$ cat flow/config.mk
export PLATFORM = sky130hd
export DESIGN_NAME = cnn_layer1
export DESIGN_NICKNAME = cnn_layer1
export VERILOG_FILES = /design/flow/design.v
export SDC_FILE = /design/flow/constraint.sdc
export NUM_CORES = 4
export LEC_CHECK = 0
export CAP_MARGIN = 20
export CORE_MARGIN = 2
export CORE_UTILIZATION = 71
export CTS_CLUSTER_DIAMETER = 352
export SETUP_SLACK_MARGIN = -0.75
export SLEW_MARGIN = 20
$ cat flow/design.v
`timescale 1ns / 1ps
module dataReg #(parameter dataWidth=8)(
input i_clk,
input [dataWidth-1:0] i_data,
input i_data_valid,
output reg [dataWidth-1:0] o_data,
output reg o_data_valid
);
always @(posedge i_clk)
begin
    if(i_data_valid)
        o_data <= i_data;
    o_data_valid <= i_data_valid;
end
endmodule
`timescale 1ns / 1ps
module lineBuffer #(parameter dataWidth=8, imageWidth=512)(
input   i_clk,
input   [dataWidth-1:0] i_data,
input   i_data_valid,
output  [dataWidth-1:0] o_data,
output  o_data_valid
);
wire [dataWidth-1:0] w_data_out [imageWidth-1:0];
wire [imageWidth-1:0] w_data_valid;
assign o_data = w_data_out[imageWidth-1];
assign o_data_valid = w_data_valid[imageWidth-1];
generate
    genvar i;
    for(i=0;i<imageWidth;i=i+1)
    begin:loop
        if(i==0)
            dataReg #(.dataWidth(dataWidth))DR0(
                .i_clk(i_clk),
                .i_data(i_data),
                .i_data_valid(i_data_valid),
                .o_data(w_data_out[i]),
                .o_data_valid(w_data_valid[i])
            );
         else
            dataReg #(.dataWidth(dataWidth))DR(
                .i_clk(i_clk),
                .i_data(w_data_out[i-1]),
                .i_data_valid(i_data_valid),
                .o_data(w_data_out[i]),
                .o_data_valid(w_data_valid[i])
            );
    end
endgenerate
endmodule
`timescale 1ns / 1ps
module imageBuffer #(parameter dataWidth=1,kernelWidth=5,kernelHeight=5,imageWidth=256)(
input        i_clk,
input        i_rst,
input  [dataWidth-1:0] i_pixel_data,
input        i_pixel_data_valid,
output [kernelWidth*kernelHeight*dataWidth-1:0] o_data,
output       o_data_valid
);
integer counter;
integer outDataCounter;
reg data_valid_int;
always @(posedge i_clk)
if(i_rst)
begin
    counter <= 0;
    data_valid_int <= 1'b0;
end
else
begin
    if(i_pixel_data_valid & !data_valid_int)
        counter <= counter+1;
    else if(!i_pixel_data_valid & data_valid_int)
        counter <= counter-1;
    if(counter >= (((kernelHeight+1)/2)*imageWidth+(kernelWidth+1)/2))
        data_valid_int <= 1'b1;
    else
        data_valid_int <= 1'b0;
end
always @(posedge i_clk)
begin
    if(i_rst)
        outDataCounter <= 0;
    else if(outDataCounter==imageWidth-1 & data_valid_int)
        outDataCounter <= 0;
    else if(data_valid_int)
        outDataCounter <= outDataCounter+1;
end
assign o_data_valid = data_valid_int & (outDataCounter<imageWidth-kernelWidth+1);
wire [dataWidth-1:0] w_data_reg_out [kernelWidth*kernelHeight-1:0];
wire [kernelWidth*kernelHeight-1:0] w_data_reg_out_valid;
wire [dataWidth-1:0] line_buff_out [kernelHeight-2:0];
wire [kernelHeight-2:0] line_buff_out_valid;
generate
genvar i,j,k;
    for(i=kernelHeight-1;i>=0;i=i-1)
    begin:l1
        for(j=kernelWidth-1;j>=0;j=j-1)
        begin:l2
            for(k=0;k<dataWidth;k=k+1)
            begin:l3
                assign o_data[(kernelHeight-1-i)*kernelWidth*dataWidth+(kernelWidth-1-j)*dataWidth+k] = w_data_reg_out[i*kernelWidth+j][k];
            end
        end
    end
endgenerate
generate
    for(i=0;i<kernelHeight;i=i+1)
    begin:oloop
        for(j=0;j<kernelWidth;j=j+1)
        begin:iloop
            if(i==0&j==0)  
            begin
                dataReg #(.dataWidth(dataWidth))dR0(
                    .i_clk(i_clk),
                    .i_data(i_pixel_data),  
                    .i_data_valid(i_pixel_data_valid),
                    .o_data(w_data_reg_out[i*kernelWidth+j]),
                    .o_data_valid(w_data_reg_out_valid[i*kernelWidth+j])
                );
            end
            else if(j==0)  
            begin
                dataReg #(.dataWidth(dataWidth))dR1(
                    .i_clk(i_clk),
                    .i_data(line_buff_out[i-1]),  
                    .i_data_valid(i_pixel_data_valid),
                    .o_data(w_data_reg_out[i*kernelWidth+j]),
                    .o_data_valid(w_data_reg_out_valid[i*kernelWidth+j])
                );
            end
            else 
            begin
                dataReg #(.dataWidth(dataWidth))dR2(
                    .i_clk(i_clk),
                    .i_data(w_data_reg_out[i*kernelWidth+j-1]),  
                    .i_data_valid(i_pixel_data_valid),
                    .o_data(w_data_reg_out[i*kernelWidth+j]),
                    .o_data_valid(w_data_reg_out_valid[i*kernelWidth+j])
                );
            end
        end
    end
endgenerate
generate
    for(i=0;i<kernelHeight-1;i=i+1)
    begin:loop
        if(i==0)
        begin
            lineBuffer #(.dataWidth(dataWidth),.imageWidth(imageWidth-kernelWidth))lB0(
                .i_clk(i_clk),
                .i_data(w_data_reg_out[kernelWidth-1]),
                .i_data_valid(i_pixel_data_valid),
                .o_data(line_buff_out[i]),
                .o_data_valid(line_buff_out_valid[i])
            );
        end
        else
        begin
            lineBuffer #(.dataWidth(dataWidth),.imageWidth(imageWidth-kernelWidth))lB(
                .i_clk(i_clk),
                .i_data(w_data_reg_out[(i+1)*kernelWidth-1]),
                .i_data_valid(i_pixel_data_valid),
                .o_data(line_buff_out[i]),
                .o_data_valid(line_buff_out_valid[i])
            );        
        end
    end
endgenerate
endmodule
`timescale 1ns / 1ps
module imageBuffer2 #(parameter dataWidth=1,kernelWidth=2,kernelHeight=2,imageWidth=256)(
input        i_clk,
input        i_rst,
input  [dataWidth-1:0] i_pixel_data,
input        i_pixel_data_valid,
output [kernelWidth*kernelHeight*dataWidth-1:0] o_data,
output  reg  o_data_valid
);
integer counter;
always @(posedge i_clk)
if(i_rst)
begin
    counter <= 0;
    o_data_valid <= 1'b0;
end
else
begin
    if(i_pixel_data_valid & !o_data_valid)
        counter <= counter+1;
    else if(!i_pixel_data_valid & o_data_valid)
        counter <= counter-1;
    if(counter == (((kernelHeight)/2)*imageWidth+((kernelWidth)/2)) & i_pixel_data_valid)
        o_data_valid <= 1'b1;
    else if(counter > (((kernelHeight)/2)*imageWidth+(kernelWidth)/2))
        o_data_valid <= 1'b1;
    else
        o_data_valid <= 1'b0;
end
wire [dataWidth-1:0] w_data_reg_out [kernelWidth*kernelHeight-1:0];
wire [kernelWidth*kernelHeight-1:0] w_data_reg_out_valid;
wire [dataWidth-1:0] line_buff_out [kernelHeight-2:0];
wire [kernelHeight-2:0] line_buff_out_valid;
generate
genvar i,j,k;
    for(i=kernelHeight-1;i>=0;i=i-1)
    begin:l1
        for(j=kernelWidth-1;j>=0;j=j-1)
        begin:l2
            for(k=0;k<dataWidth;k=k+1)
            begin:l3
                assign o_data[(kernelHeight-1-i)*kernelWidth*dataWidth+(kernelWidth-1-j)*dataWidth+k] = w_data_reg_out[i*kernelWidth+j][k];
            end
        end
    end
endgenerate
generate
    for(i=0;i<kernelHeight;i=i+1)
    begin:oloop
        for(j=0;j<kernelWidth;j=j+1)
        begin:iloop
            if(i==0&j==0)  
            begin
                dataReg #(.dataWidth(dataWidth))dR0(
                    .i_clk(i_clk),
                    .i_data(i_pixel_data),  
                    .i_data_valid(i_pixel_data_valid),
                    .o_data(w_data_reg_out[i*kernelWidth+j]),
                    .o_data_valid(w_data_reg_out_valid[i*kernelWidth+j])
                );
            end
            else if(j==0)  
            begin
                dataReg #(.dataWidth(dataWidth))dR1(
                    .i_clk(i_clk),
                    .i_data(line_buff_out[i-1]),  
                    .i_data_valid(i_pixel_data_valid),
                    .o_data(w_data_reg_out[i*kernelWidth+j]),
                    .o_data_valid(w_data_reg_out_valid[i*kernelWidth+j])
                );
            end
            else 
            begin
                dataReg #(.dataWidth(dataWidth))dR2(
                    .i_clk(i_clk),
                    .i_data(w_data_reg_out[i*kernelWidth+j-1]),  
                    .i_data_valid(i_pixel_data_valid),
                    .o_data(w_data_reg_out[i*kernelWidth+j]),
                    .o_data_valid(w_data_reg_out_valid[i*kernelWidth+j])
                );
            end
        end
    end
endgenerate
generate
    for(i=0;i<kernelHeight-1;i=i+1)
    begin:loop
        if(i==0)
        begin
            lineBuffer #(.dataWidth(dataWidth),.imageWidth(imageWidth))lB0(
                .i_clk(i_clk),
                .i_data(i_pixel_data),
                .i_data_valid(i_pixel_data_valid),
                .o_data(line_buff_out[i]),
                .o_data_valid(line_buff_out_valid[i])
            );
        end
        else
        begin
            lineBuffer #(.dataWidth(dataWidth),.imageWidth(imageWidth))lB(
                .i_clk(i_clk),
                .i_data(line_buff_out[i-1]),
                .i_data_valid(i_pixel_data_valid),
                .o_data(line_buff_out[i]),
                .o_data_valid(line_buff_out_valid[i])
            );        
        end
    end
endgenerate
endmodule
`timescale 1ns / 1ps
module Convolution #(parameter ConvData=1)(
input i_clk,
input i_rst,
input i_data_valid,
input [71:0]i_data,
output reg o_data_valid,
output reg [23:0]o_data
    );
  integer i;
  reg [23:0] sum,mul;reg [23:0] BiasAdd,x;
  function [15:0] coeff;
    input integer n;
    case(n)
        0: coeff = 16'b1001011101000;
        1: coeff = 16'b1010001110000;
        2: coeff = 16'b111011010110;
        3: coeff = 16'b1100100101010;
        4: coeff = 16'b11111100;
        5: coeff = 16'b1001001111111;
        6: coeff = 16'b1100011011100;
        7: coeff = 16'b110010000000;
        8: coeff = 16'b1010010110010;
        9: coeff = 16'b1110111110101011;
        10: coeff = 16'b11100110000;
        11: coeff = 16'b1111011100111111;
        12: coeff = 16'b10101010010;
        13: coeff = 16'b1100100101011;
        14: coeff = 16'b101100111100;
        15: coeff = 16'b100001010000;
        16: coeff = 16'b111101000111;
        17: coeff = 16'b110011011000;
        18: coeff = 16'b1000100101000;
        19: coeff = 16'b10110111;
        20: coeff = 16'b1101011111000110;
        21: coeff = 16'b1001001010110;
        22: coeff = 16'b101110100001;
        23: coeff = 16'b1101101111101010;
        24: coeff = 16'b111001110000;
        25: coeff = 16'b1001111001100;
        26: coeff = 16'b1101111001111011;
        default: coeff = 16'b0;
    endcase
  endfunction
  function [23:0] bias;
    input integer n;
    case(n)
        0: bias = 24'b1011000100;
        1: bias = 24'b111111111011001001000010;
        2: bias = 24'b101000010000101;
        default: bias = 24'b0;
    endcase
  endfunction
wire [23:0] b_sel = bias(ConvData-1);
always@(posedge i_clk)
o_data_valid <= i_rst ? 1'b0 : i_data_valid;
always@(posedge i_clk)
begin
 sum = 0;x=0;
    for(i=9*(ConvData-1);i<(9*ConvData);i=i+1)
    begin
        mul = $signed(i_data[(i-(9*(ConvData-1)))*8+:8])*$signed(coeff(i));
        x=$signed(x)+$signed(mul);             
    end
    sum =  $signed(x);
    BiasAdd <= $signed(sum) + $signed(b_sel); 
         if(!b_sel[23] &!sum[23] & BiasAdd[23])  
               begin
                   o_data[23] <= 1'b0;
                   o_data[22:0] <= {23{1'b1}};
               end
           else if(b_sel[23] & sum[23] &  !BiasAdd[23])  
               begin
                   o_data[23] <= 1'b1;
                   o_data[22:0] <= {23{1'b0}};
               end
           else
                   o_data <= BiasAdd;
 end 
endmodule
`timescale 1ns / 1ps
module ReLu  #(parameter dataWidth=16,weightIntWidth=4) (
    input           clk,
    input           rst,
    input   [2*dataWidth-1:0]   ReLu_Input,
    input relu_data_valid_In,
    output reg relu_data_valid_Out,
    output  reg [dataWidth+3:0]  out
);
always @(posedge clk)
begin
    relu_data_valid_Out <= rst ? 1'b0 : relu_data_valid_In;
    if($signed(ReLu_Input) >= 0)
    begin
        if(|ReLu_Input[2*dataWidth-1-:weightIntWidth+1])  
            out <= {1'b0,{(dataWidth+3){1'b1}}};  
        else
            out <= ReLu_Input[2*dataWidth-2-weightIntWidth-:dataWidth+4];
    end
    else 
        out <= 0;      
end
endmodule
`timescale 1ns / 1ps
module maxpoolLogic #(parameter imageWidth=256)(
input   i_clk,
input   i_reset_n,
input   i_data_valid,
output o_data_valid
    );
 reg count;
 integer pixelCounter;
 assign o_data_valid = (i_data_valid && (pixelCounter<26) && count);
 always @(posedge i_clk)
 if(!i_reset_n)
 begin
    pixelCounter <= 0;
    count <= 1'b0;
 end
 else
 begin
    if(i_data_valid && pixelCounter == (2*imageWidth-1))
        pixelCounter <= 0;
    else if(i_data_valid) begin
        pixelCounter <= pixelCounter + 1;
    end
    if(i_data_valid)
        count <= ~count;
 end
 endmodule
`timescale 1ns / 1ps
module maxPooler(
    input   i_clk,
    input   i_rst,
    input[63:0] i_data_MP,
    input i_data_valid_MP,
    output reg [15:0] out_data_MP,
    output out_data_valid
    );
    integer i;
    reg [15:0] largest;
    always @(posedge i_clk) begin
        if(i_data_valid_MP)begin
            largest = i_data_MP[15:0];
            for(i=0;i<4;i=i+1)
            begin
                if(i_data_MP[16*i +: 16] > largest)
                    largest = i_data_MP[i*16+:16];
            end
            out_data_MP <= largest;
        end
    end
 maxpoolLogic  #(.imageWidth(26)) MDL(
    .i_clk(i_clk),
    .i_reset_n(!i_rst),
    .i_data_valid(i_data_valid_MP),
    .o_data_valid(out_data_valid)
 );
endmodule
`timescale 1ns / 1ps
module Conv_ReLu_MaxPool #(parameter ConvKernel=1)
                           (input[71:0] inputData,
                           input inputValid,
                           input clk,
                           input rst,
                           output[15:0] MP_Out,
                           output MPOut_valid
    );
    wire out_data_valid;
    wire[71:0] out_data;
    wire data_conv_valid;
    wire[23:0] conv_data;
    wire relu_data_valid_Out;
    wire[15:0]relu_out;
    wire[63:0] Out;
    wire Out_valid;
    Convolution #(.ConvData(ConvKernel))conv (
    .i_clk(clk),
    .i_rst(rst),
    .i_data_valid(inputValid),
    .i_data(inputData),
    .o_data_valid(data_conv_valid),
    .o_data(conv_data)
        );
    ReLu  #(.dataWidth(12),.weightIntWidth(0)) ReLu 
        (.clk(clk), .rst(rst),
        .ReLu_Input(conv_data),
        .relu_data_valid_In(data_conv_valid),
        .relu_data_valid_Out(relu_data_valid_Out),
        .out(relu_out));
     imageBuffer2 #(.dataWidth(16),.kernelWidth(2),.kernelHeight(2),.imageWidth(26)) IB2 (
               . i_clk(clk),
               .i_rst(rst),
               .i_pixel_data(relu_out),
               .i_pixel_data_valid(relu_data_valid_Out),
               .o_data(Out), 
               .o_data_valid(Out_valid) 
             );
      maxPooler MP(
                 .i_clk(clk),
                 .i_rst(rst),
                 .i_data_MP(Out),
                 .i_data_valid_MP(Out_valid),
                 .out_data_MP(MP_Out),
                 .out_data_valid(MPOut_valid)
                 );
endmodule
`timescale 1ns / 1ps
module cnn_layer1 (
    input         clk,
    input         rst,
    input  [7:0]  pix_in,
    input         pix_valid,
    output [15:0] mp_out0,
    output        mp_valid0,
    output [15:0] mp_out1,
    output        mp_valid1,
    output [15:0] mp_out2,
    output        mp_valid2
);
    wire [71:0] win_data;
    wire        win_valid;
    imageBuffer #(.dataWidth(8),.kernelWidth(3),.kernelHeight(3),.imageWidth(28)) IB (
        .i_clk(clk),
        .i_rst(rst),
        .i_pixel_data(pix_in),
        .i_pixel_data_valid(pix_valid),
        .o_data(win_data),
        .o_data_valid(win_valid)
    );
    Conv_ReLu_MaxPool #(.ConvKernel(1)) CRM1 (
        .inputData(win_data), .inputValid(win_valid), .clk(clk), .rst(rst),
        .MP_Out(mp_out0), .MPOut_valid(mp_valid0));
    Conv_ReLu_MaxPool #(.ConvKernel(2)) CRM2 (
        .inputData(win_data), .inputValid(win_valid), .clk(clk), .rst(rst),
        .MP_Out(mp_out1), .MPOut_valid(mp_valid1));
    Conv_ReLu_MaxPool #(.ConvKernel(3)) CRM3 (
        .inputData(win_data), .inputValid(win_valid), .clk(clk), .rst(rst),
        .MP_Out(mp_out2), .MPOut_valid(mp_valid2));
endmodule
$ cat flow/constraint.sdc
create_clock -name core_clock -period 9.32 [get_ports {clk}]
set_input_delay 1.8640 -clock core_clock [delete_from_list [all_inputs] [get_ports {clk}]]
set_output_delay 1.8640 -clock core_clock [all_outputs]
set_load 0.01 [all_outputs]
$ cat flow/run.sh
#!/bin/bash
# the make line also repeats each setting of config.mk as NAME=value (left out here)
make -C /OpenROAD-flow-scripts/flow DESIGN_CONFIG=/design/flow/config.mk WORK_HOME=/design/flow/orfs CLKGATE_MAP_FILE= finish
==> run notes, run 1 <==
Entry: Yosys synthesis followed by OpenROAD place and route.

Place:
- The run puts the count of buffers from port buffering at 61.
- The run puts the final weighted congestion in routability-driven placement at 1.05.
- According to the dpl log, the detail-placed design has an HPWL of about 300 mm.
- The run gives the pre-CTS setup slack as -1990 ps.
- The placement stage leaves a total instance area of 148,000 um2.
- The run puts the instance count after placement with tap cells included at between 10,000 and 15,000.

Finish:
- Across the whole layout, storage elements account for 64,300 um2.
- After filler insertion, the fill cell instance count of the layout stands at 8,985.
- The multi-input combinational cells in the finished layout cover a total of 65,500 um2.
- The run gives the number of non-filler instances in the completed layout as 14,600.
- The run gives the post-synthesis to final-layout area growth as 16.1%.
- The run gives the post-route cell area as ~160,000 um2.
- The run gives the net count of the finished layout as 14,500.

Critical path:
- OpenSTA lists the critical path endpoint as CRM3.conv.BiasAdd[22].
- Of all nets on the critical path, the largest fanout is 7.
- The run puts the logic depth of the worst register-to-register path at 32.
- The slowest stage of the critical path belongs to the cell sky130_fd_sc_hd__fa_1.
- The run puts the arrival time at the worst endpoint at 12,110 ps.
- The run gives the kind of cell adding the most delay to the critical path as adder cells.
- Per the timing report, the most critical flop-to-flop path originates at IB.oloop[2].iloop[0].genblk1.genblk1.dR1.o_data[2].
- The worst setup path is of the register to register kind.
- The run gives the timing startpoint of the critical path as IB.oloop[2].iloop[0].genblk1.genblk1.dR1.o_data[2].
- The run gives the buffer and inverter count on the worst path as 10.
- The run gives the largest incremental delay on the critical path as 840 ps.
- The timing report gives the worst reg2reg path a setup slack of -1960 ps.
- The cell that appears most often on the critical path is sky130_fd_sc_hd__fa_1.
- The run puts the number of cells on the critical path at 32.
- STA classifies the critical path endpoint as a register.
- STA classifies the critical path startpoint as a register.
- The run puts the endpoint required time on the critical path at 10,150 ps.
- The run gives the worst flop-to-flop path endpoint as CRM3.conv.BiasAdd[22].

Logic synthesis:
- The main area contributors are sky130_fd_sc_hd__edfxtp_1, sky130_fd_sc_hd__fa_1, sky130_fd_sc_hd__ha_1, sky130_fd_sc_hd__dfxtp_1, sky130_fd_sc_hd__inv_1.
- After synthesis the netlist holds a flip-flop and latch count of 2,279.
- The run puts the fraction of synthesized area in multiplexers at 1.40%.
- Ranked by instance count, the synthesized netlist is headed by sky130_fd_sc_hd__inv_1, sky130_fd_sc_hd__edfxtp_1, sky130_fd_sc_hd__ha_1.
- The run puts the top-area cell type share of the netlist area at between 40% and 50%.
- The synthesized netlist devotes 5.83% of its cell area to simple gates.
- The run gives the sequential-to-total area share from yosys stat as 47.4%.
- The run gives the synthesized area as 136,000 um2.
- The run puts the xor and xnor fraction of the mapped netlist area at 3.74%.
- The run gives the mean post-synth cell area as ~13 um2.
- In the synthesized netlist, the dominant kind of combinational cell is adder cells.
- The run puts the area fraction in full adders, half adders and majority gates at 30.1%.
- The number of different library cells used by synthesis comes to 97.
- The run gives the net count after synthesis as 13,100.
- The most frequently used library cell after synthesis is sky130_fd_sc_hd__inv_1.
- The run puts the complex-gate fraction of the synthesized area at 5.79%.
- The run puts the total cell area reported by yosys after synthesis at 136,000 um2.
- Per the synth stats, the flop cell with the highest instance count is sky130_fd_sc_hd__edfxtp_1.
- During synthesis, Yosys emitted a total of 12 warnings.
- The run gives the largest area contributor in the netlist as sky130_fd_sc_hd__edfxtp_1.
- The run gives the fraction of registers with async set/reset as 0%.
- The run puts the number of cells in Yosys stat at 10,500.
- The run puts the post-synth tally of flip-flops with integrated enable at about 1,900.
- The run gives the count of mapped cells out of synthesis as about 11,000.

Final timing:
- The run gives the final tally of setup violations as 102.
- The run puts the worst relative slew slack at 7.48%.
- The run puts the worst setup slack after layout at -1960 ps.
- Setup repair after global routing could not meet its margin everywhere.
- Per the timing report, the achievable frequency comes out to around 0.089 GHz.
- Counting pins that exceed their max-slew limit in the final report gives 0.
- The run puts the clock tree skew after final layout at 104 ps.
- Counting endpoints that fail hold in the final report gives 0.
- For the pin with the worst max-slew slack, the measured transition is 1380 ps.
- The final timing report derives a shortest allowable period of ~11,000 ps.
- The run gives the final clock period utilization by the worst path as 121%.

Global route:
- The initial antenna violation count is 52.
- The run puts the largest net degree at the start of global routing at ~200.
- Global route summary, busiest routing layer listed as met2.
- The number of global-route vias before repair came to 99,500.
- The run puts the total global routing track utilization at 46.1%.
- Global routing consumed, on the met2 layer, 71.7% of the routing resources.
- Per the GRT congestion report, total overflow comes to 0.
- The run gives the met3 usage as 12.5%.
- The run puts the wire length of the first global-routing pass at ~640 mm.
- The run puts the met1 track demand over resource at a little under three fifths.

Outcome:
- The violated checks flagged are setup timing.
- The run finished, with violations left.

Route:
- The run puts the number of detailed-routing iterations run before antenna repair at 22.
- The run gives the detailed-route via count as 96,700.
- Nets still carrying antenna violations after routing amount to 0.
- The run puts the initial detailed-routing violation count at around 16,000.
- The run gives the total DRC errors in the routed layout as 0.
- In the routed layout, each cell is associated on average with a via count of 6.62.
- The run gives the wire length per cell after detailed routing as between 30 and 40 um.
- The run puts the overall routed net length at 465 mm.

Min path:
- Note that the worst hold path type here is register to register.
- The worst hold path passes through 0 cells.

Floorplanning:
- The run gives the vertical die size as between 400 and 500 um.
- The run gives the cell row count as 160.
- The run puts the number of primary I/O pins at 62.
- The run puts the placeable core region at around 190,000 um2.
- The run gives the width of the chip as 441 um.
- The run gives the die footprint as about 190,000 um2.
- The run gives the core utilization at floorplan as 71.4%.

Clock network:
- The run gives the number of buffers on the longest clock path as 3.
- The run gives the sink count of the clock tree as 2,279.
- The run gives the clock tree from TritonCTS as yes.
- The run puts the CTS buffer count at approximately 210.
- The run puts the clock latency on the worst-skew pair at 950 ps.
- The run gives the root buffer cell as sky130_fd_sc_hd__clkbuf_16.
- The run puts the number of hold buffers added after cts at 0.
- The run puts the H-tree depth at 4.
- The run gives the CTS clock-pin slew for the worst setup and hold paths as 80 ps.

Run:
- The run gives the number of warnings in the stage logs as 158.
- The run puts the number of max-cap violations at 0.
[cell type report]
class                           count  area share, %
Multi-Input combinational cell   6183           41.6
Antenna cell                       26         0.0413
Tap cell                         2511           2.00
Timing Repair Buffer             1239           6.25
Inverter                         1966           4.70
Clock buffer                      267           3.65
Sequential cell                  2279           40.8
Clock inverter                    136          0.927
[per-layer routing]
layer  up-vias  wire length [um]
li1      38500                 -
met1     46500            155000
met2      8507            205000
met3      3149             56900
met4        46             47900
met5         -               274
[per-stage QoR]
step | util, % | TNS, ps | hold slack, ps
finish | 82.9 | -112530 | 344
global route | 82.8 | -136430 | 355
CTS | 82.2 | -83620 | 348
detailed placement | 78.0 | -122680 | 389
global placement | 78.0 | -96660 | 388
floorplan | - | -1301820 | 386
[timing repair]
item / CTS / global route
pin swaps: 82 / 138
gates cloned: 1 / 1
endpoints found under the setup margin: 75 / 82
setup buffers: 28 / 27
gates resized: 173 / 192
==> run 2: changes to the inputs <==
Settings changed: ABC_AREA set to 1, CORE_UTILIZATION 71 to 70, CTS_CLUSTER_DIAMETER 352 to unset, CTS_CLUSTER_SIZE set to 41, PLACE_DENSITY set to 0.6, SETUP_SLACK_MARGIN -0.75 to 1.5, SLEW_MARGIN 20 to 5.
Clock period 9.32 ns to 10.7 ns, I/O delays scaled along.
==> run 2 against run 1 <==
Net effect: the run now fails in 5_1_grt; synthesized cell count rose by 22%; area after synthesis rose by 4.3%; die area rose by 5.7%.
==> run notes, run 2 <==
Observations from the implementation run.

Logic synthesis:
- The post-synth tally of flip-flops with integrated enable is 1,864 (unchanged).
- The run gives the largest family of logic cells by area as adder cells.
- The run gives the xor and xnor fraction of the mapped netlist area as 2.69% (-1.1 points).
- The run gives the total cell area reported by yosys after synthesis as 141,000 um2 (+4.3%).
- Post-synth the commonest register cell is sky130_fd_sc_hd__edfxtp_1.
- The cell type that accounts for the most area after synthesis is sky130_fd_sc_hd__edfxtp_1.
- The fraction of registers with async set/reset is 0% (unchanged).
- The run gives the complex-gate fraction of the synthesized area as 4.84% (-0.95 points).
- The area fraction in full adders, half adders and majority gates was 28.9% (-1.3 points).
- In the post-synthesis netlist, the biggest area contributors are sky130_fd_sc_hd__edfxtp_1, sky130_fd_sc_hd__fa_1, sky130_fd_sc_hd__ha_1, sky130_fd_sc_hd__inv_1, sky130_fd_sc_hd__dfxtp_1.
- The simple-gate share of the synthesized area is 10.5% (+4.6 points).
- The run gives the sequential-to-total area share from yosys stat as 45.4% (-2.0 points).
- The net count after synthesis was 15,400 (+17%).
- The most common cell in the synthesized netlist is sky130_fd_sc_hd__inv_1.
- The run puts the count of mapped cells out of synthesis at 12,800 (+22%).
- The run gives the post-synthesis cell type count as 69 (-29%).
- The run gives the number of cells in Yosys stat as 12,800 (+22%).
- The run puts the mean post-synth cell area at 11.1 um2 (-14%).
- The run gives the synthesized area as 141,000 um2 (+4.3%).
- The run puts the flop and latch count out of synthesis at 2,279 (unchanged).
- After synthesis, the most frequently instantiated cells are sky130_fd_sc_hd__inv_1, sky130_fd_sc_hd__edfxtp_1, sky130_fd_sc_hd__nand2_1.
- The run gives the top-area cell type share of the netlist area as 39.6% (-1.7 points).
- The tally of yosys warning messages is 12 (unchanged).
- The run puts the fraction of synthesized area in multiplexers at 0% (-1.4 points).

Global route:
- The run gives the sum of overflow across all layers after global routing as 144.
- Across every metal layer, demand over resource in global routing totals 56.3%.

Place:
- The run gives the count of buffers from port buffering as 61 (unchanged).
- The sum of net half-perimeters after detailed placement was 332 mm (+12%).
- The final weighted congestion in routability-driven placement is 1.11 (+5.6%).
- The run gives the instance count after placement with tap cells included as 15,800 (+12%).
- The pre-CTS setup slack was -38.4 ps (+1960 ps).

Floorplanning:
- The run puts the placeable core region at 201,000 um2 (+6.1%).
- The run gives the die footprint as 206,000 um2 (+5.7%).
- The cell row count was 165 (+3.1%).
- The run gives the vertical die size as 454 um (+2.8%).
- The run gives the width of the chip as 454 um (+2.8%).
- The run gives the number of primary I/O pins as 62 (unchanged).
- The run puts the core utilization at floorplan at 70.2% (-1.2 points).

Clock network:
- Per the CTS log, the root buffer master is sky130_fd_sc_hd__clkbuf_16.
- The run puts the H-tree depth at 4 (unchanged).
- The CTS buffer count was 218 (+2.3%).
- The run puts the sink count of the clock tree at 2,279 (unchanged).
- The run puts the number of hold buffers added after cts at 0 (unchanged).
- The number of buffers on the longest clock path came to 3 (unchanged).

Outcome:
- The run gives the stage at which the run stopped as 5_1_grt.
- The tool reported: "[ERROR GRT-0116] Global routing finished with congestion. Check the congestion regions in the DRC Viewer".
- The run stopped with a tool error.
[run 2: through the flow]
stage	hold slack (ps)	TNS, ps	instance area, um2
after floorplan	379	-150080	141000
after global placement	389	0	148000
after detailed placement	389	-58.6	148000
after CTS	362	0	158000
[run 2: per-layer routing]
metal	overflow	GRT usage, %
met4	62	44.8
met2	73	75.6
met5	1	17.4
met3	6	36.7
met1	2	60.9
[run 2: timing repair]
action / 4_1_cts
pin swaps: 183
gates resized: 430
gates cloned: 1
setup endpoints to repair: 108
buffers inserted: 122
==> run 3: changes to the inputs <==
Settings changed: ABC_AREA 1 to unset, CORE_ASPECT_RATIO set to 1.3, CTS_CLUSTER_DIAMETER set to 32, CTS_CLUSTER_SIZE 41 to unset, GPL_TIMING_DRIVEN set to 1, MAX_ROUTING_LAYER set to met4, MIN_ROUTING_LAYER set to met1, PLACE_DENSITY 0.6 to unset, PLACE_DENSITY_LB_ADDON set to 0.01, SETUP_SLACK_MARGIN 1.5 to 3.21, SLEW_MARGIN 5 to 35.
Clock period 10.7 ns to 11.0 ns, I/O delays scaled along.
==> run 3 against run 2 <==
Net effect: the flow again stops in 5_1_grt; die area decreased by 4.1%; area after synthesis decreased by 4.1%; synthesized cell count decreased by 18%.
==> run notes, run 3 <==
Observations from the implementation run.

Clock network:
- The run gives the number of hold buffers added after cts as 0 (unchanged).
- The number of buffers on the longest clock path was 4 (+1).
- The run gives the root buffer cell as sky130_fd_sc_hd__clkbuf_16.
- The run puts the CTS buffer count at 320 (+47%).
- The run puts the sink count of the clock tree at 2,279 (unchanged).
- The H-tree depth is 5 (+1).

Logic synthesis:
- The number of cells in Yosys stat was 10,500 (-18%).
- For reference, the top cells by area after synthesis are sky130_fd_sc_hd__edfxtp_1, sky130_fd_sc_hd__fa_1, sky130_fd_sc_hd__ha_1, sky130_fd_sc_hd__dfxtp_1, sky130_fd_sc_hd__inv_1.
- The run puts the fraction of synthesized area in multiplexers at 1.40% (+1.4 points).
- The run gives the synthesized area as 136,000 um2 (-4.1%).
- The run gives the flop and latch count out of synthesis as 2,279 (unchanged).
- The tally of yosys warning messages came to 12 (unchanged).
- The total cell area reported by yosys after synthesis is 136,000 um2 (-4.1%).
- In the synthesized netlist the dominant register cell turns out to be sky130_fd_sc_hd__edfxtp_1.
- The run puts the simple-gate share of the synthesized area at 5.83% (-4.6 points).
- The net count after synthesis came to 13,100 (-15%).
- The run puts the complex-gate fraction of the synthesized area at 5.79% (+0.95 points).
- The run gives the area fraction in full adders, half adders and majority gates as 30.1% (+1.3 points).
- For reference, the top cells by count after synthesis are sky130_fd_sc_hd__inv_1, sky130_fd_sc_hd__edfxtp_1, sky130_fd_sc_hd__ha_1.
- The run puts the post-synth tally of flip-flops with integrated enable at 1,864 (unchanged).
- The run puts the count of mapped cells out of synthesis at 10,500 (-18%).
- The mean post-synth cell area came to 12.9 um2 (+17%).
- The run gives the post-synthesis cell type count as 97 (+41%).
- The synthesized design spends more area on one cell type than any other, namely sky130_fd_sc_hd__edfxtp_1.
- The top-area cell type share of the netlist area came to 41.3% (+1.7 points).
- In the synthesized netlist, the dominant kind of combinational cell is adder cells.
- The run gives the xor and xnor fraction of the mapped netlist area as 3.74% (+1.1 points).
- The run puts the sequential-to-total area share from yosys stat at 47.4% (+2.0 points).
- The fraction of registers with async set/reset came to 0% (unchanged).
- By instance count, the leading cell after synthesis is sky130_fd_sc_hd__inv_1.

Place:
- The run gives the placed instance area as 142,000 um2 (-3.7%).
- The run puts the pre-CTS setup slack at -275 ps (-237 ps).
- The final weighted congestion in routability-driven placement came to 1.10 (-0.65%).
- The run gives the sum of net half-perimeters after detailed placement as 272 mm (-18%).
- The count of buffers from port buffering is 61 (unchanged).
- The run gives the instance count after placement with tap cells included as 13,400 (-15%).

Floorplanning:
- The run puts the placeable core region at 193,000 um2 (-4.3%).
- The core utilization at floorplan came to 70.3% (+0.091 points).
- The cell row count was 184 (+12%).
- The run gives the die footprint as 197,000 um2 (-4.1%).
- The number of primary I/O pins was 62 (unchanged).
- The run gives the vertical die size as 506 um (+12%).
- The width of the chip was 390 um (-14%).

Outcome:
- Per the run summary, the flow got no further than 5_1_grt.
- The run stopped with a tool error.
-- run 3: stage by stage --
step                TNS (ps)  util [%]
global placement       -1410      73.8
detailed placement     -3650      73.8
CTS                        0      81.2
floorplan            -179740         -
-- run 3: repair_timing --
action | 4_1_cts
gates resized | 472
setup buffers | 130
cloned | 3
endpoints found under the setup margin | 150
pin swaps | 206
==> run 4: changes to the inputs <==
Settings changed: CELL_PAD_IN_SITES_GLOBAL_PLACEMENT set to 3, CORE_ASPECT_RATIO 1.3 to unset, CORE_UTILIZATION 70 to 40, CTS_CLUSTER_DIAMETER 32 to unset, CTS_CLUSTER_SIZE set to 31, GPL_ROUTABILITY_DRIVEN set to 0, GPL_TIMING_DRIVEN 1 to unset, HOLD_SLACK_MARGIN set to -0.09, MIN_ROUTING_LAYER met1 to unset, PLACE_DENSITY_LB_ADDON 0.01 to unset, SETUP_SLACK_MARGIN 3.21 to 1.8, SLEW_MARGIN 35 to 20, TNS_END_PERCENT set to 65.
Clock period 11.0 ns to 14.0 ns, I/O delays scaled along.
==> run 4 against run 3 <==
Net effect: now clean on timing, DRC and antenna; synthesized cell count is the same; die area up 74%; area after synthesis did not move.
==> run notes, run 4 <==
Entry: Yosys synthesis followed by OpenROAD place and route.

Outcome:
- The run finished with no timing, DRC or antenna violations.

Final timing:
- The run puts the shortest period the worst path allows at approximately 12,000 ps.
- The run gives the final clock period utilization by the worst path as 83.6%.
- Setup repair after global routing could not meet its margin everywhere.
- The run puts the pin slew with the least headroom to its limit at between 1000 and 1500 ps.
- The run gives the final-report max-slew violation count as 0.
- The run gives the achievable frequency as roughly 0.085 GHz.
- The final report lists the setup-violating endpoint count as 0.
- The run puts the final total negative setup slack at 0 ps.
- Per the slew report, the remaining headroom to the max-slew limit stands at between 10% and 20%.
- The run puts the number of hold violations in the final report at 0.
- The run puts the clock tree skew after final layout at 62.8 ps.

Logic synthesis:
- The run puts the post-synthesis cell type count at 97 (unchanged).
- The run gives the tally of yosys warning messages as 12 (unchanged).
- The run puts the number of cells in Yosys stat at 10,500 (unchanged).
- The run puts the fraction of synthesized area in multiplexers at 1.40% (unchanged).
- The run puts the fraction of registers with async set/reset at 0% (unchanged).
- The run gives the area fraction in full adders, half adders and majority gates as 30.1% (unchanged).
- The run gives the largest area contributor in the netlist as sky130_fd_sc_hd__edfxtp_1.
- The simple-gate share of the synthesized area was 5.83% (unchanged).
- Looking at the gate-level netlist, the highest instance count belongs to sky130_fd_sc_hd__inv_1.
- For reference, the top cells by area after synthesis are sky130_fd_sc_hd__edfxtp_1, sky130_fd_sc_hd__fa_1, sky130_fd_sc_hd__ha_1, sky130_fd_sc_hd__dfxtp_1, sky130_fd_sc_hd__inv_1.
- The run gives the flop and latch count out of synthesis as 2,279 (unchanged).
- The run puts the mean post-synth cell area at 12.9 um2 (unchanged).
- The run gives the synthesized area as 136,000 um2 (unchanged).
- The complex-gate fraction of the synthesized area is 5.79% (unchanged).
- The top-area cell type share of the netlist area was 41.3% (unchanged).
- The sequential-to-total area share from yosys stat came to 47.4% (unchanged).
- The run gives the largest family of logic cells by area as adder cells.
- The run gives the count of mapped cells out of synthesis as 10,500 (unchanged).
- Counting instances in the post-synthesis netlist gives the leading cell types as sky130_fd_sc_hd__inv_1, sky130_fd_sc_hd__edfxtp_1, sky130_fd_sc_hd__ha_1.
- The post-synth tally of flip-flops with integrated enable is 1,864 (unchanged).
- The run gives the net count after synthesis as 13,100 (unchanged).
- The total cell area reported by yosys after synthesis came to 136,000 um2 (unchanged).
- The synthesis report names the predominant flop master as sky130_fd_sc_hd__edfxtp_1.
- The run puts the xor and xnor fraction of the mapped netlist area at 3.74% (unchanged).

Floorplanning:
- The run puts the die footprint at 344,000 um2 (+74%).
- The run puts the vertical die size at 586 um (+16%).
- The run gives the cell row count as 213 (+16%).
- The core utilization at floorplan is 40.2% (-30 points).
- The run gives the placeable core region as 337,000 um2 (+75%).
- The run puts the width of the chip at 586 um (+50%).
- The run gives the number of primary I/O pins as 62 (unchanged).

Route:
- The iteration count recorded for the first detailed-route pass is 5.
- The run puts the wire length per cell after detailed routing at ~23 um.
- In the routed layout, each cell is associated on average with a via count of 4.94.
- The run puts the total DRC errors in the routed layout at 0.
- In this run the remaining antenna-violating nets after routing total 0.
- Summing over every cut layer, the via total after detailed routing is 77,200.
- The first routing iteration left 4,970 violations.
- Summed over all layers, the routed wires come to 367 mm.

Critical path:
- STA classifies the critical path endpoint as a register.
- The STA report counts the stages on the worst setup path as around 40.
- Following the worst setup path forward leads to its endpoint at CRM2.conv.BiasAdd[23].
- The run gives the endpoint required time on the critical path as 14,780 ps.
- In this run the critical register-to-register path is captured at CRM2.conv.BiasAdd[23].
- The run puts the largest incremental delay on the critical path at 560 ps.
- The run gives the logic depth of the worst register-to-register path as roughly 40.
- The worst register-to-register path begins at IB.oloop[0].iloop[0].genblk1.dR0.o_data[0].
- The kind of cell with the highest combined delay along the critical path is adder cells.
- The run gives the most prevalent standard cell on the critical path as sky130_fd_sc_hd__fa_1.
- According to the timing report, the critical path is launched from IB.oloop[0].iloop[0].genblk1.dR0.o_data[0].
- The worst setup path is launched from a register.
- The run gives the slowest library cell on the worst path as sky130_fd_sc_hd__fa_1.
- The critical path is of the register to register type.
- The run gives the worst setup slack for register-to-register paths as 2300 ps.
- Together, buffers and inverters on the worst path number 11.
- The OpenROAD report gives the critical path a data arrival time of about 12,000 ps.
- The run puts the maximum net fanout on the critical path at 4.

Finish:
- The run gives the net count of the finished layout as 13,500.
- The run puts the post-route cell area at about 150,000 um2.
- The run gives the post-synthesis to final-layout area growth as 11.8%.

Clock network:
- The run gives the CTS buffer count as 245 (-23%).
- The run gives the CTS clock-pin slew for the worst setup and hold paths as around 70 ps.
- The number of buffers on the longest clock path came to 4 (unchanged).
- The run gives the number of hold buffers added after cts as 0 (unchanged).
- The run gives the sink count of the clock tree as 2,279 (unchanged).
- In this run the clock root is driven by a sky130_fd_sc_hd__clkbuf_16.
- The run gives the clock tree from TritonCTS as yes.
- The run gives the H-tree depth as 4 (-1).
- The run puts the clock latency on the worst-skew pair at 950 ps.

Global route:
- The run gives the sum of overflow across all layers after global routing as 0.
- The run puts the total global routing track utilization at 22.3%.
- The run puts the initial antenna violation count at 16.
- The number of global-route vias before repair was 80,700.
- The run gives the largest net degree at the start of global routing as 200.
- The run puts the wire length of the first global-routing pass at 542 mm.

Run:
- The report counts max-capacitance violations totalling 0.
- The run gives the number of warnings in the stage logs as 149.

Place:
- The count of buffers from port buffering came to 61 (unchanged).
- The run gives the placed instance area as 143,000 um2 (+0.30%).
- The run gives the sum of net half-perimeters after detailed placement as 292 mm (+7.3%).

Min path:
- STA reports the tightest min-delay check as being of type register to register.
- The run gives the hold path startpoint as CRM3.ReLu.out[4].
- The number of cells on the worst hold path is listed as 0.
-- run 4: what timing repair did --
action / in CTS / in global routing
pin swaps: 0 / 0
buffers inserted: 8 / 21
hold endpoints to repair: 0 / 0
gates resized: 10 / 26
endpoints found under the setup margin: 60 / 60
-- run 4: layer usage --
metal	up-vias	wire length [um]	global-route usage (%)	part of all wire, %
li1	36500	-	-	-
met1	39100	173000	30.7	47
met4	0	12400	6.71	3.4
met2	1232	166000	34.1	45
met3	371	15100	3.14	4.1
met5	-	0	-	0
-- run 4: per-stage QoR --
stage	util, %	setup slack (ps)	hold slack (ps)	std cells
after floorplan	-	513	386	10500
after global placement	42.4	837	392	15100
after detailed placement	42.4	945	389	15100
after CTS	44.9	1830	356	15600
after global routing	45.0	1760	357	15600
final	45.0	2300	358	15600
-- run 4: final cells by class --
class,instances,area [um2]
fillers,30800,186000
clock buffers,301,6420
clock inverters,160,1820
multi-input cells,6181,64100
inverters,1966,7400
diodes,8,20.0
flip-flops and latches,2279,64300
well taps,4515,5650
repair buffers,224,1870
==> run 5: changes to the inputs <==
Settings changed: ABC_AREA set to 1, CELL_PAD_IN_SITES_GLOBAL_PLACEMENT 3 to unset, CORE_UTILIZATION 40 to 64, CTS_CLUSTER_SIZE 31 to unset, GPL_ROUTABILITY_DRIVEN 0 to unset, HOLD_SLACK_MARGIN -0.09 to unset, MAX_ROUTING_LAYER met4 to unset, PLACE_DENSITY set to 0.35, SETUP_SLACK_MARGIN 1.8 to unset, TNS_END_PERCENT 65 to unset.
Clock period 14.0 ns to 8.13 ns, I/O delays scaled along.
==> run 5 against run 4 <==
Net effect: now fails the layout checks on setup timing; non-clock buffer count is 1365 higher; critical endpoint unchanged; critical path type unchanged; fmax up 16%; largest cell class is now logic gates; wire length increased by 16%; global-route usage rose by 15 points; final area grew 12%.
==> run notes, run 5 <==
Entry: Yosys synthesis followed by OpenROAD place and route.

Critical path:
- Grouping stages by cell kind, the critical path spends the most delay in adder cells.
- The run puts the buffer and inverter count on the worst path at 11 (unchanged).
- The most critical setup path has its endpoint at CRM2.conv.BiasAdd[23].
- The run puts the logic depth of the worst register-to-register path at 44 (+10%).
- Per STA, the startpoint of the critical path is IB.oloop[1].iloop[0].genblk1.genblk1.dR1.o_data[1].
- The run puts the largest incremental delay on the critical path at 570 ps (about the same).
- The run gives the maximum net fanout on the critical path as 4 (unchanged).
- The worst setup path is of the register to register kind.
- The number of cells on the critical path was 44 (+10%).
- The run gives the kind of end point of the critical path as a register.
- The startpoint identified for the worst register-to-register timing path is IB.oloop[1].iloop[0].genblk1.genblk1.dR1.o_data[1].
- The run gives the arrival time at the worst endpoint as 10,830 ps (-1650 ps).
- The endpoint required time on the critical path came to 8870 ps (-5910 ps).
- The capture point of the worst register-to-register path is recorded as CRM2.conv.BiasAdd[23].
- The worst setup slack for register-to-register paths was -1960 ps (-4250 ps).
- On the critical path, the stage with the largest delay is an instance of sky130_fd_sc_hd__fa_1.
- Among the stages of the critical path, the cell type that occurs most often is sky130_fd_sc_hd__fa_1.
- The run gives the type of origin of the critical path as a register.

Logic synthesis:
- The run gives the number of cells in Yosys stat as 12,800 (+22%).
- The run gives the sequential-to-total area share from yosys stat as 45.4% (-2.0 points).
- The run gives the mean post-synth cell area as 11.1 um2 (-14%).
- The post-synth tally of flip-flops with integrated enable is 1,864 (unchanged).
- The flop and latch count out of synthesis is 2,279 (unchanged).
- After synthesis, the most frequently instantiated cells are sky130_fd_sc_hd__inv_1, sky130_fd_sc_hd__edfxtp_1, sky130_fd_sc_hd__nand2_1.
- The fraction of synthesized area in multiplexers came to 0% (-1.4 points).
- The run gives the synthesized area as 141,000 um2 (+4.3%).
- The run puts the simple-gate share of the synthesized area at 10.5% (+4.6 points).
- The xor and xnor fraction of the mapped netlist area is 2.69% (-1.1 points).
- The run puts the net count after synthesis at 15,400 (+17%).
- Looking at the cell usage after synthesis, the top flip-flop cell is sky130_fd_sc_hd__edfxtp_1.
- The run puts the area fraction in full adders, half adders and majority gates at 28.9% (-1.3 points).
- The run gives the fraction of registers with async set/reset as 0% (unchanged).
- The run gives the total cell area reported by yosys after synthesis as 141,000 um2 (+4.3%).
- Of the combinational cells, the family taking the most area is adder cells.
- The synthesis stats list as the most numerous cell sky130_fd_sc_hd__inv_1.
- The run gives the largest area contributor in the netlist as sky130_fd_sc_hd__edfxtp_1.
- The run gives the tally of yosys warning messages as 12 (unchanged).
- The run puts the top-area cell type share of the netlist area at 39.6% (-1.7 points).
- The complex-gate fraction of the synthesized area was 4.84% (-0.95 points).
- The post-synthesis cell type count is 69 (-29%).
- The run gives the count of mapped cells out of synthesis as 12,800 (+22%).
- Ranked by total cell area, the synthesized netlist is headed by sky130_fd_sc_hd__edfxtp_1, sky130_fd_sc_hd__fa_1, sky130_fd_sc_hd__ha_1, sky130_fd_sc_hd__inv_1, sky130_fd_sc_hd__dfxtp_1.

Finish:
- The run gives the combined area of the multi-input logic cells as 70,600 um2 (+10%).
- The count of fill cells added during filler insertion was 13,600 (-56%).
- The run puts the net count of the finished layout at 17,100 (+27%).
- Per the run report, area growth between synthesis and finish was 19.9%.
- The run gives the area occupied by registers as 64,300 um2 (about the same).

Min path:
- In this run the worst hold path is classified as register to register.
- The run puts the worst hold path stage count at 0 (unchanged).
- The run gives the hold path startpoint as CRM2.ReLu.out[10].

Global route:
- The run gives the wire length of the first global-routing pass as 625 mm (+15%).
- The run gives the total global routing track utilization as 37.5% (+15 points).
- The run puts the sum of overflow across all layers after global routing at 0 (unchanged).
- The run puts the number of global-route vias before repair at 105,000 (+31%).
- The run puts the initial antenna violation count at 33 (+17).
- The largest net degree at the start of global routing was 217 (+8.5%).

Clock network:
- The CTS buffer count is 218 (-11%).
- The run gives the clock latency on the worst-skew pair as 1030 ps (+80 ps).
- The run gives the sink count of the clock tree as 2,279 (unchanged).
- The run gives the number of buffers on the longest clock path as 3 (-1).
- TritonCTS built the clock tree.
- The run gives the root buffer cell as sky130_fd_sc_hd__clkbuf_16.
- The H-tree depth is 4 (unchanged).
- The run gives the CTS clock-pin slew for the worst setup and hold paths as 60 ps (about the same).

Final timing:
- The run gives the clock tree skew after final layout as 159 ps (+96.0 ps).
- The run gives the worst setup slack after layout as -1960 ps (-4250 ps).
- The achievable frequency came to 0.0991 GHz (+16%).
- Setup repair after global routing could not meet its margin everywhere.
- The run puts the final clock period utilization by the worst path at 124% (+40 points).
- The run puts the shortest period the worst path allows at 10,090 ps (-1620 ps).
- The run gives the final tally of setup violations as 131 (+131).
- The run puts the number of hold violations in the final report at 0 (unchanged).
- The run puts the worst relative slew slack at 25.2% (+6.2 points).
- The run puts the final-report max-slew violation count at 0 (unchanged).
- The run puts the pin slew with the least headroom to its limit at 1120 ps (-83.7 ps).
- The final hold slack is 289 ps (-69.0 ps).

Route:
- The run gives the overall routed net length as 424 mm (+16%).
- The run gives the total DRC errors in the routed layout as 0 (unchanged).
- The run puts the detailed-route via count at 101,000 (+31%).
- The wire length per cell after detailed routing was 24.0 um (+2.1%).
- The run puts the number of nets with antenna violations after detailed routing at 0 (unchanged).
- The post-detailed-route via-to-cell ratio is 5.74 (+16%).
- The number of detailed-routing iterations run before antenna repair came to 22 (+17).
- The run gives the initial detailed-routing violation count as 10,500 (+110%).

Place:
- The run puts the count of buffers from port buffering at 61 (unchanged).
- The run gives the final weighted congestion in routability-driven placement as approximately 1.1.
- The run gives the sum of net half-perimeters after detailed placement as 305 mm (+4.7%).
- The run gives the pre-CTS setup slack as -2300 ps (-3240 ps).

Outcome:
- The run finished, with violations left.
- The layout checks failed on setup timing.

Run:
- The run puts the number of warnings in the stage logs at 165 (+11%).
- The run puts the number of max-cap violations at 0 (unchanged).

Floorplanning:
- The number of primary I/O pins came to 62 (unchanged).
- The run gives the core utilization at floorplan as 64.4% (+24 points).
- The run gives the width of the chip as 474 um (-19%).
- The vertical die size came to 474 um (-19%).
- The die footprint came to 225,000 um2 (-35%).
- The run puts the placeable core region at 220,000 um2 (-35%).
- The cell row count came to 172 (-19%).
==> run 5: timing repair <==
action | in CTS | in global routing
resized | 657 | 439
endpoints found under the setup margin | 101 | 134
hold buffers | 0 | 0
cloned | 3 | 0
pin swaps | 425 | 376
buffers inserted | 88 | 61
endpoints found under the hold margin | 0 | 0
==> run 5: metrics by stage <==
stage                     area [um2]  setup TNS [ps]  utilization [%]  std cells
final                         170000         -141430             77.2      17700
after global routing          170000         -168840             77.2      17700
after CTS                     167000         -110940             76.1      17600
after detailed placement      156000         -171130             71.0      17100
after global placement        156000         -162620             71.0      17100
after floorplan               141000        -3003590                -      12800
==> run 5: metal layers <==
layer	routed length (um)	vias up	global-route usage, %
met5	194	-	0
met4	32400	30	22.2
met3	39200	1658	8.78
met2	195000	5165	60.0
met1	158000	49400	46.7
li1	-	45200	-
==> run 5: final cells by class <==
class                      count  area share (%)
antenna                       17          0.0251
clock buffer                 287            3.53
clock inverter               125           0.936
inverter                    2807            6.24
multi-input combinational   7625            41.6
sequential                  2279            37.9
tap                         2958            2.18
timing repair buffer        1589            7.53
==> run 6: changes to the inputs <==
Settings changed: CELL_PAD_IN_SITES_DETAIL_PLACEMENT set to 2, CELL_PAD_IN_SITES_GLOBAL_PLACEMENT set to 3, CORE_ASPECT_RATIO set to 1.03, CORE_MARGIN 2 to 4, CORE_UTILIZATION 64 to 20, CTS_CLUSTER_DIAMETER set to 32, GPL_ROUTABILITY_DRIVEN set to 0, GPL_TIMING_DRIVEN set to 1, HOLD_SLACK_MARGIN set to -0.04, MAX_ROUTING_LAYER set to met5, MIN_ROUTING_LAYER set to met2, PLACE_DENSITY 0.35 to unset, PLACE_DENSITY_LB_ADDON set to 0.01, SLEW_MARGIN 20 to 35.
Clock period 8.13 ns to 19.1 ns, I/O delays scaled along.
==> run 6 against run 5 <==
Net effect: now clean on timing, DRC and antenna; area after synthesis unchanged; via count increased by 27%; critical path depth increased by 2; synthesized cell count unchanged; register-to-register slack improved by 7700 ps; critical endpoint unchanged; highest routed layer unchanged.
==> run notes, run 6 <==
Entry: Yosys synthesis followed by OpenROAD place and route.

Route:
- The run gives the initial detailed-routing violation count as 10,800 (+2.7%).
- The total DRC errors in the routed layout is 0 (unchanged).
- The run gives the number of nets with antenna violations after detailed routing as 0 (unchanged).
- The run gives the post-detailed-route via-to-cell ratio as 5.41 (-5.7%).
- The run gives the wire length per cell after detailed routing as 23.9 um (-0.40%).
- The run puts the overall routed net length at 569 mm (+34%).
- The run puts the detailed-route via count at 129,000 (+27%).
- The run puts the number of detailed-routing iterations run before antenna repair at 7 (-68%).

Clock network:
- The number of gates given a new drive strength after cts was 0 (-100%).
- The run gives the sink count of the clock tree as 2,279 (unchanged).
- The run gives the number of setup buffers added after CTS as 0 (-100%).
- The clock latency on the worst-skew pair is 1110 ps (+80 ps).
- The cell sitting at the root of the clock tree is a sky130_fd_sc_hd__clkbuf_16.
- The run gives the clock tree from TritonCTS as yes.
- The run puts the CTS clock-pin slew for the worst setup and hold paths at 40 ps (-20 ps).
- The number of buffers on the longest clock path was 4 (+1).
- The run puts the number of hold buffers added after cts at 0 (unchanged).
- The run gives the H-tree depth as 6 (+2).
- The run gives the CTS buffer count as 672 (+210%).

Final timing:
- The clock tree skew after final layout came to 85.4 ps (-73.5 ps).
- The final-report max-slew violation count was 0 (unchanged).
- The run gives the pin slew with the least headroom to its limit as 1010 ps (-107 ps).
- The final tally of setup violations came to 0 (-100%).
- The worst relative slew slack was 31.8% (+6.6 points).
- The run gives the shortest period the worst path allows as 13,380 ps (+3290 ps).
- The run puts the final clock period utilization by the worst path at 70.1% (-54 points).
- The final total negative setup slack came to 0 ps (+141,430 ps).
- The achievable frequency is 0.0747 GHz (-25%).
- The run gives the number of hold violations in the final report as 0 (unchanged).
- Setup repair after global routing left no endpoint under its margin.

Logic synthesis:
- The run gives the total cell area reported by yosys after synthesis as 141,000 um2 (unchanged).
- Among the non-sequential cells, adder cells take the most area.
- The run puts the tally of yosys warning messages at 12 (unchanged).
- The synthesized area was 141,000 um2 (unchanged).
- The fraction of registers with async set/reset came to 0% (unchanged).
- The mean post-synth cell area came to 11.1 um2 (unchanged).
- sky130_fd_sc_hd__inv_1 is the most common cell in the netlist.
- The xor and xnor fraction of the mapped netlist area was 2.69% (unchanged).
- The run gives the net count after synthesis as 15,400 (unchanged).
- The run puts the simple-gate share of the synthesized area at 10.5% (unchanged).
- The area fraction in full adders, half adders and majority gates is 28.9% (unchanged).
- The main area contributors are sky130_fd_sc_hd__edfxtp_1, sky130_fd_sc_hd__fa_1, sky130_fd_sc_hd__ha_1, sky130_fd_sc_hd__inv_1, sky130_fd_sc_hd__dfxtp_1.
- The run puts the count of mapped cells out of synthesis at 12,800 (unchanged).
- By count the netlist is led by sky130_fd_sc_hd__inv_1, sky130_fd_sc_hd__edfxtp_1, sky130_fd_sc_hd__nand2_1.
- The run puts the number of cells in Yosys stat at 12,800 (unchanged).
- Of all cell types, the one taking the most synthesized area is sky130_fd_sc_hd__edfxtp_1.
- The run puts the sequential-to-total area share from yosys stat at 45.4% (unchanged).
- The run gives the top-area cell type share of the netlist area as 39.6% (unchanged).
- The run gives the post-synthesis cell type count as 69 (unchanged).
- The fraction of synthesized area in multiplexers was 0% (unchanged).
- The run gives the complex-gate fraction of the synthesized area as 4.84% (unchanged).
- The post-synth tally of flip-flops with integrated enable was 1,864 (unchanged).
- The flop and latch count out of synthesis is 2,279 (unchanged).
- Post-synth the commonest register cell is sky130_fd_sc_hd__edfxtp_1.

Critical path:
- The run puts the maximum net fanout on the critical path at 16 (+12).
- The logic depth of the worst register-to-register path is 46 (+4.5%).
- The run gives the worst flop-to-flop path endpoint as CRM2.conv.BiasAdd[23].
- In the setup report, the worst path falls into the class register to register.
- Looking at the reg2reg group, the worst path starts from IB.oloop[1].iloop[0].genblk1.genblk1.dR1.o_data[0].
- The timing report attributes the biggest portion of critical-path delay to adder cells.
- The arrival time at the worst endpoint came to 14,340 ps (+3510 ps).
- The worst setup slack for register-to-register paths is 5720 ps (+7680 ps).
- The run gives the number of cells on the critical path as 46 (+4.5%).
- The run puts the endpoint required time on the critical path at 20,060 ps (+11,190 ps).
- The slowest stage of the critical path belongs to the cell sky130_fd_sc_hd__xor2_2.
- STA classifies the critical path endpoint as a register.
- For reference, the critical path is captured by CRM2.conv.BiasAdd[23].
- STA classifies the critical path startpoint as a register.
- Per STA, the startpoint of the critical path is IB.oloop[1].iloop[0].genblk1.genblk1.dR1.o_data[0].
- The run gives the largest incremental delay on the critical path as 730 ps (+160 ps).
- The run puts the buffer and inverter count on the worst path at 12 (+1).

Place:
- The sum of net half-perimeters after detailed placement was 445 mm (+46%).
- The placed instance area was 155,000 um2 (-0.66%).
- The run puts the instance count after placement with tap cells included at 22,400 (+31%).
- The run gives the count of buffers from port buffering as 61 (unchanged).

Finish:
- The run gives the number of non-filler instances in the completed layout as 23,800 (+35%).
- The run puts the post-route cell area at 179,000 um2 (+5.7%).
- The area occupied by registers came to 64,300 um2 (unchanged).
- The net count of the finished layout was 16,200 (-5.4%).
- The run gives the post-synthesis to final-layout area growth as 26.7%.
- The combined area of the multi-input logic cells came to 66,700 um2 (-5.6%).
- The run puts the count of fill cells added during filler insertion at 76,800 (+470%).

Global route:
- The sum of overflow across all layers after global routing is 0 (unchanged).
- The run gives the total global routing track utilization as 23.4% (-14 points).
- The largest net degree at the start of global routing is 175 (-19%).
- The wire length of the first global-routing pass came to 807 mm (+29%).
- The initial antenna violation count is 151 (+360%).
- The number of global-route vias before repair was 164,000 (+55%).

Floorplanning:
- The run gives the core utilization at floorplan as 20.1% (-44 points).
- The run puts the width of the chip at 837 um (+76%).
- The run puts the placeable core region at 705,000 um2 (+220%).
- The run gives the cell row count as 313 (+82%).
- The vertical die size was 862 um (+82%).
- The die footprint was 721,000 um2 (+220%).
- The number of primary I/O pins was 62 (unchanged).

Min path:
- Checking hold timing, the worst path is listed with class register to register.
- The worst hold path stage count was 0 (unchanged).

Run:
- The run gives the number of warnings in the stage logs as 162 (-1.8%).
- The run gives the number of max-cap violations as 0 (unchanged).

Outcome:
- The flow ran to the end and the layout has no timing, DRC or antenna violations.
-- run 6: cell type report --
type | count | share of cell area [%]
clock inverters | 426 | 3.12
repair buffers | 210 | 1.10
multi-input cells | 7622 | 37.2
flip-flops and latches | 2279 | 35.9
clock buffers | 827 | 9.92
inverters | 2807 | 5.88
well taps | 9450 | 6.60
diodes | 202 | 0.282
-- run 6: stage by stage --
| step | utilization [%] | hold WS, ps | setup slack (ps) |
|---|---|---|---|
| final | 25.4 | 352 | 5720 |
| after global routing | 25.4 | 347 | 5060 |
| after CTS | 25.3 | 337 | 5830 |
| after detailed placement | 22.0 | 392 | 5890 |
| after global placement | 21.9 | 395 | 5700 |
| after floorplan | - | 379 | 6530 |
-- run 6: metal layers --
metal	GRT usage, %	vias to the layer above	part of all wire, %
li1	-	43600	-
met1	-	46000	0
met2	26.5	37600	51
met3	34.1	1473	45
met4	2.84	208	2.8
met5	6.12	-	0.84
==> run 7: changes to the inputs <==
Settings changed: ABC_AREA 1 to unset, CELL_PAD_IN_SITES_DETAIL_PLACEMENT 2 to unset, CELL_PAD_IN_SITES_GLOBAL_PLACEMENT 3 to unset, CORE_ASPECT_RATIO 1.03 to unset, CORE_MARGIN 4 to 2, CORE_UTILIZATION 20 to 70, CTS_CLUSTER_DIAMETER 32 to 210, GPL_ROUTABILITY_DRIVEN 0 to unset, GPL_TIMING_DRIVEN 1 to unset, HOLD_SLACK_MARGIN -0.04 to unset, MAX_ROUTING_LAYER met5 to unset, MIN_ROUTING_LAYER met2 to unset, PLACE_DENSITY_LB_ADDON 0.01 to unset, SETUP_SLACK_MARGIN set to 1.26, SLEW_MARGIN 35 to 20.
Clock period 19.1 ns to 9.32 ns, I/O delays scaled along.
==> run 7 against run 6 <==
Net effect: now fails the layout checks on capacitance limit, slew limit, setup timing; flip-flop count unchanged; critical path type unchanged; core utilization grew 59 points; die area shrank 73%; non-clock buffer count grew 1201; worst setup slack got worse by 8600 ps; final cell count is 38% lower; area after synthesis shrank 4.1%; wire length is 16% lower.
==> run notes, run 7 <==
Entry: Yosys synthesis followed by OpenROAD place and route.

Final timing:
- The run gives the final clock period utilization by the worst path as 131% (+61 points).
- The run gives the pin slew with the least headroom to its limit as 2690 ps (+1680 ps).
- The shortest period the worst path allows came to 12,240 ps (-1140 ps).
- The run puts the number of hold violations in the final report at 0 (unchanged).
- The run gives the final tally of setup violations as 105 (+105).
- The run gives the worst setup slack after layout as -2920 ps (-8640 ps).
- The final-report max-slew violation count came to 17 (+17).
- The final hold slack is 271 ps (-80.9 ps).
- The run puts the worst relative slew slack at -79.4% (-110 points).
- The run puts the achievable frequency at 0.0817 GHz (+9.3%).

Logic synthesis:
- The run puts the net count after synthesis at 13,100 (-15%).
- The run puts the post-synthesis cell type count at 97 (+41%).
- The run gives the count of mapped cells out of synthesis as 10,500 (-18%).
- The run gives the largest area contributor in the netlist as sky130_fd_sc_hd__edfxtp_1.
- Yosys shows that the main logic family after synthesis is adder cells.
- The area fraction in full adders, half adders and majority gates is 30.1% (+1.3 points).
- The run gives the post-synth tally of flip-flops with integrated enable as 1,864 (unchanged).
- The run puts the number of cells in Yosys stat at 10,500 (-18%).
- The run gives the total cell area reported by yosys after synthesis as 136,000 um2 (-4.1%).
- By count the netlist is led by sky130_fd_sc_hd__inv_1, sky130_fd_sc_hd__edfxtp_1, sky130_fd_sc_hd__ha_1.
- The run gives the synthesized area as 136,000 um2 (-4.1%).

Floorplanning:
- The number of primary I/O pins was 62 (unchanged).
- The run gives the core utilization at floorplan as 70.4% (+50 points).

Outcome:
- The run finished, with violations left.
- The reasons given for failing layout checks are capacitance limit, slew limit, setup timing.

Finish:
- The run gives the post-route cell area as 162,000 um2 (-9.5%).
- The run puts the post-synthesis to final-layout area growth at 19.6%.
- The run puts the number of non-filler instances in the completed layout at 14,800 (-38%).

Place:
- The run puts the instance count after placement with tap cells included at 14,200 (-37%).

Clock network:
- TritonCTS built the clock tree.
- The number of hold buffers added after cts is 0 (unchanged).
- The run gives the root buffer cell as sky130_fd_sc_hd__clkbuf_16.
- The run puts the number of buffers on the longest clock path at 3 (-1).
- The CTS clock-pin slew for the worst setup and hold paths is 100 ps (+60 ps).
- The H-tree depth was 4 (-2).

Critical path:
- OpenSTA lists the critical path startpoint as IB.oloop[2].iloop[0].genblk1.genblk1.dR1.o_data[2].
- The run gives the arrival time at the worst endpoint as 13,050 ps (-1290 ps).
- The run gives the kind of cell adding the most delay to the critical path as adder cells.
- The worst setup path is captured at a register.

Route:
- The run gives the post-detailed-route via-to-cell ratio as 6.58 (+21%).
- The run puts the initial detailed-routing violation count at 14,200 (+31%).
- The number of detailed-routing iterations run before antenna repair came to 28 (+21).
- The run puts the detailed-route via count at 97,500 (-24%).
- The number of nets with antenna violations after detailed routing was 0 (unchanged).

Global route:
- The initial antenna violation count was 62 (-59%).

Run:
- The run gives the number of max-cap violations as 3 (+3).
[run 7: repair_timing]
item / 4_1_cts / 5_1_grt
buffers inserted: 112 / 82
resized: 628 / 419
pin swaps: 396 / 351
cloned: 3 / 0
setup endpoints to repair: 149 / 150
[run 7: cell type report]
| type | instances | area (um2) | share of cell area (%) |
|---|---|---|---|
| antenna | 62 | 155 | 0.0957 |
| clock buffer | 279 | 5900 | 3.64 |
| clock inverter | 130 | 1600 | 0.984 |
| inverter | 1966 | 7410 | 4.57 |
| multi-input combinational | 6182 | 68200 | 42.1 |
| sequential | 2279 | 64300 | 39.6 |
| tap | 2526 | 3160 | 1.95 |
| timing repair buffer | 1411 | 11400 | 7.05 |
[run 7: stage by stage]
stage / setup slack [ps] / setup TNS (ps)
after floorplan: -4170 / -1301820
after global placement: -2030 / -101240
after detailed placement: -2020 / -110550
after CTS: -1130 / -59840
after global routing: -2920 / -152030
final: -2920 / -146540
[run 7: per-layer routing]
| metal | GRT usage [%] | part of all wire [%] | up-vias |
|---|---|---|---|
| met5 | 0.366 | 0.32 | - |
| li1 | - | - | 38900 |
| met2 | 69.6 | 44 | 8356 |
| met4 | 32.2 | 10 | 58 |
| met3 | 12.0 | 13 | 3125 |
| met1 | 54.9 | 33 | 47200 |
